// LED_flow
module LED_flow(
  input      i_clk,                     
  input      i_rst_n,                   
  input      pause,                     
  output reg [6:0] keyboard_val,        
  output reg [7:0] keyboard             
 );
Size in the first run: ~4500 cells after synthesis, about 48 flip-flops.
==> flow/config.mk <==
export PLATFORM = sky130hd
export DESIGN_NAME = LED_flow
export DESIGN_NICKNAME = LED_flow
export VERILOG_FILES = /design/flow/design.v
export SDC_FILE = /design/flow/constraint.sdc
export NUM_CORES = 4
export LEC_CHECK = 0
export ABC_AREA = 1
export CAP_MARGIN = 20
export CORE_MARGIN = 2
export CORE_UTILIZATION = 72
export CTS_CLUSTER_SIZE = 27
export PLACE_DENSITY_LB_ADDON = 0.19
export SETUP_SLACK_MARGIN = 3.95
export SLEW_MARGIN = 20
export TNS_END_PERCENT = 5
==> flow/constraint.sdc <==
create_clock -name core_clock -period 25.5 [get_ports {i_clk}]
set_input_delay 5.1000 -clock core_clock [delete_from_list [all_inputs] [get_ports {i_clk}]]
set_output_delay 5.1000 -clock core_clock [all_outputs]
set_load 0.01 [all_outputs]
run.sh (not shown) runs the stock make flow with config.mk's settings and CLKGATE_MAP_FILE=.
The starting point failed in clock tree synthesis (4_1_cts).
Change:
--- a/flow/config.mk
+++ b/flow/config.mk
@@ -8 +7,0 @@
-export ABC_AREA = 1
@@ -11,4 +10,2 @@
-export CORE_UTILIZATION = 72
-export CTS_CLUSTER_SIZE = 27
-export PLACE_DENSITY_LB_ADDON = 0.19
-export SETUP_SLACK_MARGIN = 3.95
+export CORE_UTILIZATION = 65
+export PLACE_DENSITY = 0.6
==> flow/constraint.sdc (replaced) <==
create_clock -name core_clock -period 19.4 [get_ports {i_clk}]
set_input_delay 3.8800 -clock core_clock [delete_from_list [all_inputs] [get_ports {i_clk}]]
set_output_delay 3.8800 -clock core_clock [all_outputs]
set_load 0.01 [all_outputs]
With this change the flow finished but failed the layout checks on negative setup slack.
Die area went up by about 10%.
Synthesized area went down by 0.62%.
Synthesized cell count went down by 15%.
Change:
--- a/flow/config.mk
+++ b/flow/config.mk
@@ -11,0 +12 @@
+export SETUP_SLACK_MARGIN = 3.7
==> flow/constraint.sdc (replaced) <==
create_clock -name core_clock -period 13.5 [get_ports {i_clk}]
set_input_delay 2.7000 -clock core_clock [delete_from_list [all_inputs] [get_ports {i_clk}]]
set_output_delay 2.7000 -clock core_clock [all_outputs]
set_load 0.01 [all_outputs]
What happened: This time the run did not get past global routing (5_1_grt). Synthesized area is unchanged. Die area does not change. Synthesized cell count stays the same.

main:
LED_flow again, from the RTL that the note above started with.
Settings: LEC_CHECK=0, ABC_AREA=1, CAP_MARGIN=20, CORE_MARGIN=2, CORE_UTILIZATION=72, PLACE_DENSITY_LB_ADDON=0.2, SLEW_MARGIN=20, TNS_END_PERCENT=5; clock period 19.4 ns.
For main, the flow was terminated by a tool error in clock tree synthesis (4_1_cts) and produced no final design.
For the feature branch, these inputs were changed with respect to main:
Settings: ABC_AREA removed (was 1); CORE_UTILIZATION changed from 72 to 40; PLACE_DENSITY_LB_ADDON removed (was 0.2); PLACE_DENSITY newly set to 0.6; TNS_END_PERCENT removed (was 5); the clock period (ns, I/O delays scaled along) changed from 19.4 to 25.0.
Results
Per the final summary, the feature branch finished and its layout is clean on timing, DRC and antenna.
main -> the feature branch: cell count listed in synth_stat.txt decreased by more than 10%
Changes observed in the feature branch relative to main: multiplexer share of the synthesized area shows an increase of 4.0 points; number of nets at floorplan shows a reduction of 15%; initial core utilization now smaller; number of placement rows now larger.

== job 3680 ==
Starting RTL as in the previous note.
export LEC_CHECK = 0
export ABC_AREA = 1
export CAP_MARGIN = 20
export CORE_MARGIN = 3
export CORE_UTILIZATION = 58
export CTS_CLUSTER_DIAMETER = 230
export HOLD_SLACK_MARGIN = 0.07
export PLACE_DENSITY_LB_ADDON = 0.08
export SETUP_SLACK_MARGIN = 5.0
export SLEW_MARGIN = 15
create_clock -name core_clock -period 17.5 [get_ports {i_clk}]
FAIL job 3680 @ 5_1_grt: tool exited with error
Inputs modified between job 3680 and job 696:
- CORE_MARGIN now 2, was 3
- PLACE_DENSITY_LB_ADDON no longer set, was 0.08
- SETUP_SLACK_MARGIN no longer set, was 5.0
- CTS_CLUSTER_DIAMETER no longer set, was 230
- CORE_UTILIZATION now 64, was 58
- PLACE_DENSITY now 0.6, previously not set
- ABC_AREA no longer set, was 1
- HOLD_SLACK_MARGIN no longer set, was 0.07
- SLEW_MARGIN now 20, was 15
- the clock period (ns, I/O delays scaled along) now 36.1, was 17.5
- Job 696 finished every step from synthesis to the final layout, and the layout passed the timing, design-rule and antenna checks.
- Comparing job 3680 against job 696, there is no change at all in number of flops mapped to enable cells by yosys.
- Aoi/oai-family share of the synthesized area: higher on job 696
- The run showing the smaller die area is job 696.
- Relative to job 3680, number of nets at floorplan has decreased by 676 in job 696.
Inputs modified between job 696 and job 3977:
- setting ABC_AREA to 1 for the first time
- changing CORE_UTILIZATION from 64 to 51
- changing the clock period (ns, I/O delays scaled along) from 36.1 to 18.9
[summary]
- Job 3977 finished all stages; however, its layout fails the closing checks, the failures being setup timing.
- Wire length per cell, job 3977 and job 696: lower on job 3977
- Re global-route usage: job 3977 and job 696 aren't equal, and the lower value belongs to job 3977.
- The routed wire length number comes out lower for job 3977 vs job 696.
- Summary of the comparison: fill cell instance count of the final layout is higher in job 3977, relative to job 696.
- Between job 3977 and job 696, count of clock-buffer cells in the layout is lower for job 3977, job 696 comes in above that.
Relative to job 3977, the following input files were edited for job 342:
- removing PLACE_DENSITY (formerly 0.6)
- changing CORE_UTILIZATION from 51 to 64
- removing ABC_AREA (formerly 1)
- changing the clock period (ns, I/O delays scaled along) from 18.9 to 13.5
Findings:
In job 342 the yosys stat chip area turned out 0.62% lower than in job 3977. Die area, job 3977 and job 342: higher on job 3977. Compared to job 3977, job 342 has count of unique library cells instantiated by Yosys 62% higher. Job 342: it failed with a tool error in 4_1_cts, so there are no final results.
